## juniper
==> flow/design.v <==
`timescale 1ns/1ps
module top(
	input clk,
	input rst,
	input valid,
	input dir,
	input signed [31:0] n,
	output [31:0] zeroCount,
	output signed [31:0] xOut
);
	reg signed [31:0] xReg;
	wire signed [31:0] xNext;
	always @(posedge clk or posedge rst)begin
		if(rst) xReg<=32'sd50;
		else if(valid) xReg<=xNext;
	end
	assign xOut=xReg;
	wire signed[31:0] signedN;
	assign signedN=dir? n: -n;
	wire signed [31:0] addOut;
	wire signed [31:0] modOut;
	wire signed [31:0] normOut;
	wire zeroHit;
	adder uAdd(.a(xReg), .b(signedN), .sum(addOut));
	modulo uMod(.in(addOut), .out(modOut));
	normalize uNorm(.in(modOut), .out(normOut));
	comparator uCmp(.in(normOut), .zero(zeroHit));
	assign xNext=normOut;
	counter uCnt(
		.clk(clk),
		.rst(rst),
		.inc(valid&zeroHit),
		.count(zeroCount)
	);
endmodule
module adder(
	input signed [31:0] a,
	input signed [31:0] b,
	output signed [31:0] sum
);
	assign sum=a+b;
endmodule
module modulo(
	input signed [31:0] in,
	output signed [31:0] out
);
	assign out=in%100;
endmodule
module normalize(
	input signed [31:0] in,
	output signed [31:0] out
);
	assign out=(in<0)? (in+100): in;
endmodule
module comparator(
	input signed [31:0] in,
	output zero
);
	assign zero = (in==0);
endmodule
module counter(
	input clk,
	input rst,
	input inc,
	output reg [31:0] count
);
	always @(posedge clk or posedge rst)begin
		if(rst) count<=32'd0;
		else if(inc) count<=count+1;
	end
endmodule
export LEC_CHECK = 0
export CAP_MARGIN = 20
export CELL_PAD_IN_SITES_DETAIL_PLACEMENT = 2
export CELL_PAD_IN_SITES_GLOBAL_PLACEMENT = 1
export CORE_ASPECT_RATIO = 1.84
export CORE_MARGIN = 8
export CORE_UTILIZATION = 20
export CTS_CLUSTER_DIAMETER = 330
export CTS_CLUSTER_SIZE = 37
export GPL_ROUTABILITY_DRIVEN = 0
export GPL_TIMING_DRIVEN = 0
export MAX_ROUTING_LAYER = met5
export MIN_ROUTING_LAYER = met2
export PLACE_DENSITY = 0.41
export SLEW_MARGIN = 40
export TNS_END_PERCENT = 35
create_clock -name core_clock -period 21.2 [get_ports {clk}]
run.sh (not shown) runs the stock make flow with config.mk's settings and CLKGATE_MAP_FILE=.
From the logs: juniper reached the end of the flow and failed the layout checks with setup timing.
Input-level comparison between xenon and juniper:
- clearing GPL_TIMING_DRIVEN, which used to be 0
- swapping 8 for 2 in CORE_MARGIN
- swapping 40 for 20 in SLEW_MARGIN
- clearing TNS_END_PERCENT, which used to be 35
- clearing CTS_CLUSTER_SIZE, which used to be 37
- clearing MAX_ROUTING_LAYER, which used to be met5
- clearing CELL_PAD_IN_SITES_DETAIL_PLACEMENT, which used to be 2
- clearing GPL_ROUTABILITY_DRIVEN, which used to be 0
- clearing PLACE_DENSITY, which used to be 0.41
- swapping 20 for 40 in CORE_UTILIZATION
- clearing MIN_ROUTING_LAYER, which used to be met2
- clearing CELL_PAD_IN_SITES_GLOBAL_PLACEMENT, which used to be 1
- clearing CORE_ASPECT_RATIO, which used to be 1.84
- clearing CTS_CLUSTER_DIAMETER, which used to be 330
- swapping 21.2 for 34.0 in the clock period (ns, I/O delays scaled along)
==> comparison <==
In summary, xenon completed successfully, with a layout that passed the timing, design-rule and antenna checks. juniper ran in full, but the layout does not pass; the checks complain about setup timing. Taking juniper as the reference, in xenon cell area now sits lower; total number of cells along the worst setup path lost 16. Aggregate routed wire length, xenon and juniper: lower on xenon.
Relative to xenon, the following input files were edited for willow:
- an added SETUP_SLACK_MARGIN of -2.0
- an added CORE_ASPECT_RATIO of 0.5
- an added HOLD_SLACK_MARGIN of 0.25
- an added CTS_CLUSTER_SIZE of 98
- an added CTS_CLUSTER_DIAMETER of 77
- an added CELL_PAD_IN_SITES_GLOBAL_PLACEMENT of 0
- an added ABC_AREA of 0
- a change of CORE_UTILIZATION from 40 to 62
--- outcome ---
Sequential share of cell area (lower): xenon. In the reports for xenon and willow, the smaller floorplan-stage core utilization belongs to xenon. Going from xenon to willow, the count of filler cells inserted in the layout was found to have gone down by about 50%. Looking at worst max-slew margin expressed relative to the limit, willow sits 12 points below xenon.
Edits applied to the flow inputs when going from willow to garnet:
- CORE_MARGIN: 2 -> 5
- MIN_ROUTING_LAYER: unset -> met2
- ABC_AREA: 0 -> unset
- SETUP_SLACK_MARGIN: -2.0 -> unset
- CELL_PAD_IN_SITES_GLOBAL_PLACEMENT: 0 -> unset
- GPL_TIMING_DRIVEN: unset -> 0
- CTS_CLUSTER_SIZE: 98 -> unset
- CORE_ASPECT_RATIO: 0.5 -> 0.73
- PLACE_DENSITY_LB_ADDON: unset -> 0.23
- CORE_UTILIZATION: 62 -> 21
- CTS_CLUSTER_DIAMETER: 77 -> 179
- TNS_END_PERCENT: unset -> 5
- MAX_ROUTING_LAYER: unset -> met4
- HOLD_SLACK_MARGIN: 0.25 -> -0.05
- CAP_MARGIN: 20 -> 10
--- outcome ---
Taking willow as the reference, in garnet time the worst path needs with I/O delays and setup shrank by 780 ps, placeable core region grew by 200%, final-layout fill cell count grew by 5268, fraction of area in non-clock buffers grew by 1.3 points. First-pass GRT wire length | garnet above willow. Non-clock buffer count came out higher on garnet than on willow. When the final numbers for willow and garnet were put side by side, the wire length on met1 turned out to be smaller in garnet. Looking only at sequential share of layout area, and setting everything else aside, the lower value of willow and garnet goes to garnet.
[inputs] onyx vs garnet
- swapping 0.73 for 0.94 in CORE_ASPECT_RATIO
- swapping 20 for 35 in SLEW_MARGIN
- swapping 21 for 40 in CORE_UTILIZATION
- swapping 5 for 65 in TNS_END_PERCENT
- clearing PLACE_DENSITY_LB_ADDON, which used to be 0.23
- swapping 179 for 43 in CTS_CLUSTER_DIAMETER
- clearing HOLD_SLACK_MARGIN, which used to be -0.05
- swapping 5 for 2 in CORE_MARGIN
- swapping 10 for 25 in CAP_MARGIN
Notes after the runs:
Per the final summary, onyx finished and its layout is clean on timing, DRC and antenna.
Diff garnet -> onyx: maximum frequency flat, starting density of the core rose by 19 points, cell area saw a decrease, non-clock buffer count decreased by about 0.6% relative to the old numbers.

---

## wip/harbor
Starts from the design.v that is shown in full above.
Settings: LEC_CHECK=0, ABC_AREA=1, CAP_MARGIN=20, CORE_MARGIN=2, CORE_UTILIZATION=71, CTS_CLUSTER_DIAMETER=232, CTS_CLUSTER_SIZE=71, PLACE_DENSITY=0.6, SLEW_MARGIN=20; clock period 27.4 ns.
wip/harbor ran to completion and came out clean on the timing, design-rule and antenna checks.
Setup changes, wip/harbor to wip/delta
--- a/flow/config.mk
+++ b/flow/config.mk
@@ -6,10 +6,7 @@
 export NUM_CORES = 4
 export LEC_CHECK = 0
-export ABC_AREA = 1
 export CAP_MARGIN = 20
 export CORE_MARGIN = 2
-export CORE_UTILIZATION = 71
-export CTS_CLUSTER_DIAMETER = 232
-export CTS_CLUSTER_SIZE = 71
-export PLACE_DENSITY = 0.6
+export CORE_UTILIZATION = 50
+export SETUP_SLACK_MARGIN = -0.3
 export SLEW_MARGIN = 20
==> flow/constraint.sdc <==
create_clock -name core_clock -period 18.1 [get_ports {clk}]
set_input_delay 3.6200 -clock core_clock [delete_from_list [all_inputs] [get_ports {clk}]]
set_output_delay 3.6200 -clock core_clock [all_outputs]
set_load 0.01 [all_outputs]
Notes after the runs:
In wip/delta the implementation completed, yet the final layout does not meet the checks, the culprit being setup timing. In the reports for wip/harbor and wip/delta, the larger depth of the critical timing path with buffers and inverters included belongs to wip/harbor. On worst hold slack, the higher figure sits with wip/harbor, not wip/delta. The complex-gate fraction of the synthesized area in wip/delta was higher than what wip/harbor gave.
> inputs changed (wip/delta -> wip/cedar)
--- a/flow/config.mk
+++ b/flow/config.mk
@@ -8,5 +8,4 @@
 export CAP_MARGIN = 20
 export CORE_MARGIN = 2
-export CORE_UTILIZATION = 50
-export SETUP_SLACK_MARGIN = -0.3
+export CORE_UTILIZATION = 61
 export SLEW_MARGIN = 20
==> flow/constraint.sdc <==
create_clock -name core_clock -period 11.6 [get_ports {clk}]
set_input_delay 2.3200 -clock core_clock [delete_from_list [all_inputs] [get_ports {clk}]]
set_output_delay 2.3200 -clock core_clock [all_outputs]
set_load 0.01 [all_outputs]
### Flow results
- [compare] base=wip/delta new=wip/cedar: final estimated routing congestion in global placement grew by about 3.2%; synthesized area level; width of the die has decreased; number of cells after detailed placement -about 2%; proportion of synthesized chip area in sequential cells stayed essentially flat.
- Taking wip/delta as the reference, in wip/cedar overall die area fell about 18%; chip height saw a decrease; worst setup slack after placement has decreased; area of the core saw a decrease.
- Changes observed in wip/cedar relative to wip/delta: number of placement rows went down by about 10%, standard cell area after detailed placement roughly the same.
- The log for wip/cedar ends in 4_1_cts with error DPL-0038, so the run never completed.
Edits applied to the flow inputs when going from wip/cedar to wip/raven:
--- a/flow/config.mk
+++ b/flow/config.mk
@@ -8,4 +8,5 @@
 export CAP_MARGIN = 20
 export CORE_MARGIN = 2
-export CORE_UTILIZATION = 61
+export CORE_UTILIZATION = 58
+export SETUP_SLACK_MARGIN = -0.3
 export SLEW_MARGIN = 20
==> flow/constraint.sdc <==
create_clock -name core_clock -period 18.1 [get_ports {clk}]
set_input_delay 3.6200 -clock core_clock [delete_from_list [all_inputs] [get_ports {clk}]]
set_output_delay 3.6200 -clock core_clock [all_outputs]
set_load 0.01 [all_outputs]
==> results <==
The flow ended early for wip/raven: it failed with a tool error in 5_1_grt. Summary of wip/raven over wip/cedar: multiplexer share of the synthesized area did not really move, chip height went up. [wip/raven] placed instance count rose 0.85% relative to wip/cedar. Comparing pre-CTS setup slack for wip/raven and wip/cedar, the smaller number came from wip/cedar. Taking wip/cedar as the reference, in wip/raven area of the chip grew by 0.0012 mm2; width of the die grew by about 2.5%; area after synthesis held steady; instance area at placement shrank by about 0.6%; global placer's final weighted congestion shrank by 1.5%.

---

Starts from the design.v that is shown in full above.
clock: 14.9 ns
lec_check: 0
abc_area: 1
cap_margin: 20
core_margin: 2
core_utilization: 72
slew_margin: 20
tns_end_percent: 10
The baseline stopped in 4_1_cts.
Rerun with:
Settings changed: CAP_MARGIN 20 to 0, CORE_ASPECT_RATIO from default to 1.46, CTS_CLUSTER_SIZE from default to 10, SLEW_MARGIN 20 to 30.
Effect:
- The changed run stopped in 4_1_cts with DPL-0038
- area after synthesis stays the same
- synthesized cell count does not change
- die area stays flat
Rerun with:
Settings changed: ABC_AREA 1 to default, CAP_MARGIN 0 to 20, CORE_ASPECT_RATIO 1.46 to default, CTS_CLUSTER_SIZE 10 to 39, SLEW_MARGIN 30 to 20, TNS_END_PERCENT 10 to default.
Clock period 14.9 ns to 15.5 ns, I/O delays scaled along.
=> Now the flow never finished: it broke off in 3_5_place_dp on DPL-0038; synthesized area grows by 4.1%; die area grows by 3.9%; synthesized cell count shrinks by 18%.
Rerun with:
Settings changed: CORE_UTILIZATION 72 to 40, CTS_CLUSTER_SIZE 39 to default.
Clock period 15.5 ns to 32.6 ns, I/O delays scaled along.
After rerunning: Now the flow ran to the end with no violations; synthesized area is unchanged; die area climbs by 77%; synthesized cell count stays the same.

---

== run A ==
// top: RTL as listed in full above, without the edits since
make LEC_CHECK=0 ABC_AREA=1 CAP_MARGIN=20 CORE_ASPECT_RATIO=1.58 CORE_MARGIN=2 CORE_UTILIZATION=71 CTS_CLUSTER_DIAMETER=232 CTS_CLUSTER_SIZE=71 PLACE_DENSITY=0.6 SETUP_SLACK_MARGIN=-0.78 SLEW_MARGIN=20 finish   # period 20.1 ns
Run A: it failed during global routing (5_1_grt), and the tool reported GRT-0232.
Input changes introduced in run B (baseline for comparison: run A):
Settings: CTS_CLUSTER_DIAMETER changed from 232 to 195; SETUP_SLACK_MARGIN changed from -0.78 to -0.3; CTS_CLUSTER_SIZE changed from 71 to 31; PLACE_DENSITY removed (was 0.6); CORE_ASPECT_RATIO removed (was 1.58); HOLD_SLACK_MARGIN newly set to -0.1; the clock period (ns, I/O delays scaled along) changed from 20.1 to 27.6.
## What came out
Both conditions hold for run B: the flow ran to the end and the final layout passed the timing, design-rule and antenna checks.
On final RePlAce weighted congestion: between run A and run B, it ends up higher for run A.
Changes observed in run B relative to run A: area of the die level; clock net sink count level.
NOTE: standard cell area after detailed placement in run B falls short of that of run A
Note that the detailed placer's ending HPWL recorded for run A amounts to 1.10 times the value seen in run B.
Run B -> run A: async set or reset register ratio after synthesis delta 0, exact match
Die boundary width (lower): run A
Edits applied to the flow inputs when going from run B to run C:
Settings: SETUP_SLACK_MARGIN now 5.0, was -0.3; CORE_UTILIZATION now 58, was 71; HOLD_SLACK_MARGIN no longer set, was -0.1; CTS_CLUSTER_DIAMETER no longer set, was 195; ABC_AREA no longer set, was 1; CTS_CLUSTER_SIZE no longer set, was 31; the clock period (ns, I/O delays scaled along) now 18.5, was 27.6.
==> comparison <==
Run C: DPL-0033 in clock tree synthesis (4_1_cts) -> run aborted. Run B was carried through to the last stage, and its layout satisfied the timing, design-rule and antenna checks. Going from run B to run C, the die area was enlarged. Summary of run C over run B: yosys-reported design area after synthesis increased by 4.1% relative to the old numbers, simple-gate portion of the synthesized area has decreased.

---

## build 68
// top: RTL as listed in full above, without the edits since
export LEC_CHECK = 0
export CAP_MARGIN = 20
export CORE_MARGIN = 9
export CORE_UTILIZATION = 59
export CTS_CLUSTER_SIZE = 100
export GPL_ROUTABILITY_DRIVEN = 0
export HOLD_SLACK_MARGIN = 0.27
export SETUP_SLACK_MARGIN = -2.0
export SLEW_MARGIN = 20
export TNS_END_PERCENT = 15
create_clock -name core_clock -period 34.0 [get_ports {clk}]
Here is what was changed in the inputs of build 7 compared with build 68.
- CORE_UTILIZATION changed from 59 to 62
- GPL_ROUTABILITY_DRIVEN removed (was 0)
- TNS_END_PERCENT removed (was 15)
- CORE_MARGIN changed from 9 to 2
- SETUP_SLACK_MARGIN changed from -2.0 to -1.18
- ABC_AREA newly set to 0
- HOLD_SLACK_MARGIN removed (was 0.27)
- CTS_CLUSTER_DIAMETER newly set to 77
- CTS_CLUSTER_SIZE changed from 100 to 98
- CELL_PAD_IN_SITES_GLOBAL_PLACEMENT newly set to 0
- CORE_ASPECT_RATIO newly set to 0.5
Notes after the runs:
- Build 68 → build 7: largest net degree at the start of global routing held steady, global-route usage grew by 8.2 points, wire length grew by about 4.3%, count of antenna diodes in the layout grew by 1.
- Per the comparison of build 7 with build 68, sum of met2 wire segment lengths after detailed routing climbed 1.1%; synthesis-to-layout area growth fell 0.29 points.
- n[6] as the start point of the critical path was reported by build 7, and n[5] by build 68.
- The final layout from build 7, which completed every stage, passed the timing, design-rule and antenna checks at the end of the flow.
--- input diff build 7..build 83 ---
- CELL_PAD_IN_SITES_GLOBAL_PLACEMENT: 0 -> unset
- TNS_END_PERCENT: unset -> 5
- ABC_AREA: 0 -> unset
- CORE_UTILIZATION: 62 -> 37
- CORE_MARGIN: 2 -> 5
- CORE_ASPECT_RATIO: 0.5 -> 0.73
- GPL_TIMING_DRIVEN: unset -> 0
- MIN_ROUTING_LAYER: unset -> met2
- CAP_MARGIN: 20 -> 10
- HOLD_SLACK_MARGIN: unset -> -0.05
- SETUP_SLACK_MARGIN: -1.18 -> unset
- CTS_CLUSTER_DIAMETER: 77 -> 43
- CTS_CLUSTER_SIZE: 98 -> unset
- MAX_ROUTING_LAYER: unset -> met4
Notes after the runs:
On build 83: placed instance count is 248 higher than what build 7 gave.
Higher first-pass GRT wire length was reported by build 83, not build 7.
The busiest metal layer after global routing comes out met3 in one run and met2 in the other, namely in build 83 and build 7 respectively.
On share of the cycle needed by the critical path after routing: build 83 sits below build 7.
Full die area, build 7 and build 83, higher one = build 83.
diff inputs: build 83 => build 26
- swapping 10 for 20 in CAP_MARGIN
- putting SETUP_SLACK_MARGIN at -1.74 where nothing was set
- swapping 0.73 for 0.5 in CORE_ASPECT_RATIO
- clearing GPL_TIMING_DRIVEN, which used to be 0
- putting ABC_AREA at 0 where nothing was set
- swapping 37 for 62 in CORE_UTILIZATION
- clearing MAX_ROUTING_LAYER, which used to be met4
- clearing TNS_END_PERCENT, which used to be 5
- swapping -0.05 for 0.27 in HOLD_SLACK_MARGIN
- putting CELL_PAD_IN_SITES_GLOBAL_PLACEMENT at 0 where nothing was set
- clearing MIN_ROUTING_LAYER, which used to be met2
- putting CTS_CLUSTER_SIZE at 98 where nothing was set
- swapping 43 for 397 in CTS_CLUSTER_DIAMETER
- swapping 5 for 2 in CORE_MARGIN
==> comparison <==
- Diff build 83 -> build 26 | final non-filler cell total | down by more than 10%
- Relative to build 83, the via-per-instance ratio measured on build 26 has decreased by more than 10%.
- What build 26 reported for count of plain and timing-repair buffers in the layout has to be multiplied by 1.4 to get the figure for build 83.
- On finished layout cell area, build 83 loses to build 26.
- Compare build 83 and build 26 | x dimension of the die lower: build 26
- Compared with build 83, build 26 shows a higher sequential share of layout area.
- Looking at minimum clock period across both flows, build 26 is the weaker of the two, with build 83 ahead.
- Comparing placed instance count for build 83 and build 26, the smaller number came from build 26.
- Count of clock-buffer cells in the layout for build 26 is higher than for build 83.
- Compared with build 83, in build 26 global-route total usage across every layer went up by 0.19 points; clock skew moved down.
